Design alu16_top, start of the top module:
module alu16_top (
    input clk,
    input [5:0] alufn,
    input [15:0] a,
    input [15:0] b,
    output reg [15:0] y
  );
For scale: roughly 1500 cells after synthesis, about 55 I/O pins.
Settings: LEC_CHECK=0, ABC_AREA=1, CAP_MARGIN=20, CORE_MARGIN=2, CORE_UTILIZATION=70, CTS_CLUSTER_DIAMETER=276, CTS_CLUSTER_SIZE=34, MAX_ROUTING_LAYER=met4, SETUP_SLACK_MARGIN=0.99, SLEW_MARGIN=20; clock period 5.26 ns.
run.sh (not shown) runs the stock make flow with config.mk's settings and CLKGATE_MAP_FILE=.
The first run stopped in global routing.
Change:
Settings changed: ABC_AREA 1 to default, CORE_UTILIZATION 70 to 40, CTS_CLUSTER_DIAMETER 276 to default, CTS_CLUSTER_SIZE 34 to default, MAX_ROUTING_LAYER met4 to default, SETUP_SLACK_MARGIN 0.99 to default.
Clock period 5.26 ns to 6.35 ns, I/O delays scaled along.
After rerunning: This time the run produced a clean layout. Die size went up by about 60%. Area after synthesis went down by 8.2%. Synthesized cell count went down by 21%.

* * *

== red ==
alu16_top again, from the RTL that the note above started with.
Settings: LEC_CHECK=0, ABC_AREA=0, CAP_MARGIN=25, CORE_ASPECT_RATIO=0.71, CORE_MARGIN=2, CORE_UTILIZATION=68, CTS_CLUSTER_DIAMETER=205, GPL_ROUTABILITY_DRIVEN=0, MAX_ROUTING_LAYER=met4, SLEW_MARGIN=20, TNS_END_PERCENT=5; clock period 5.39 ns.
red finished all stages; layout check result: FAIL, due to setup timing.
Setup changes, red to blue
==> flow/config.mk <==
export PLATFORM = sky130hd
export DESIGN_NAME = alu16_top
export DESIGN_NICKNAME = alu16_top
export VERILOG_FILES = /design/flow/design.v
export SDC_FILE = /design/flow/constraint.sdc
export NUM_CORES = 4
export LEC_CHECK = 0
export CAP_MARGIN = 20
export CORE_MARGIN = 2
export CORE_UTILIZATION = 65
export SLEW_MARGIN = 20
==> flow/constraint.sdc <==
create_clock -name core_clock -period 6.35 [get_ports {clk}]
set_input_delay 1.2700 -clock core_clock [delete_from_list [all_inputs] [get_ports {clk}]]
set_output_delay 1.2700 -clock core_clock [all_outputs]
set_load 0.01 [all_outputs]
### Flow results
blue reached the final stage; the timing, DRC and antenna checks on its layout passed.
The run showing the smaller non-filler instance count after layout is blue.
Total routing resource utilization after global routing ends up lower on blue.
In blue, the count of buffering cells on the critical path with inverters included came out 1 below the value in red.
Across both runs, fraction of met2 tracks used by global routing was lower for blue than for red.
Diff red -> blue: arrival time of data at the critical path endpoint increased by 0.54 ns relative to the old numbers, synthesis-to-layout area growth decreased by 9.4 points relative to the old numbers.
Combinational share of power in blue is 5.4 points lower than in red
blue vs red: die size up by a few percent
The following lists how green was set up differently from blue:
--- a/flow/config.mk
+++ b/flow/config.mk
@@ -9,3 +9,5 @@
 export CORE_MARGIN = 2
-export CORE_UTILIZATION = 65
+export CORE_UTILIZATION = 72
+export CTS_CLUSTER_DIAMETER = 400
+export PLACE_DENSITY_LB_ADDON = 0.0
 export SLEW_MARGIN = 20
==> flow/constraint.sdc <==
create_clock -name core_clock -period 2.43 [get_ports {clk}]
set_input_delay 0.4860 -clock core_clock [delete_from_list [all_inputs] [get_ports {clk}]]
set_output_delay 0.4860 -clock core_clock [all_outputs]
set_load 0.01 [all_outputs]
## What came out
- green | ERROR | clock tree synthesis
- Die: green smaller than blue
- For post-placement cell count, dividing the value from green by the value from blue gives 1.14.
- green has global placer's final weighted congestion above what blue had.
For orange, these inputs were changed with respect to green:
--- a/flow/config.mk
+++ b/flow/config.mk
@@ -9,5 +9,4 @@
 export CORE_MARGIN = 2
-export CORE_UTILIZATION = 72
-export CTS_CLUSTER_DIAMETER = 400
-export PLACE_DENSITY_LB_ADDON = 0.0
+export CORE_UTILIZATION = 68
+export SETUP_SLACK_MARGIN = -0.14
 export SLEW_MARGIN = 20
==> flow/constraint.sdc <==
create_clock -name core_clock -period 5.62 [get_ports {clk}]
set_input_delay 1.1240 -clock core_clock [delete_from_list [all_inputs] [get_ports {clk}]]
set_output_delay 1.1240 -clock core_clock [all_outputs]
set_load 0.01 [all_outputs]
## What came out
- In orange the implementation ran to completion but is not tape-out ready, as the final checks report setup timing.
- Relative to green, number of placed instances with taps included has decreased by 121 in orange.
- Placed wire-length estimate (orange vs. green) decreases by more than 10%
- Post-synthesis net count came out exactly the same in green and orange.
Power and IR drop assume default switching activity.
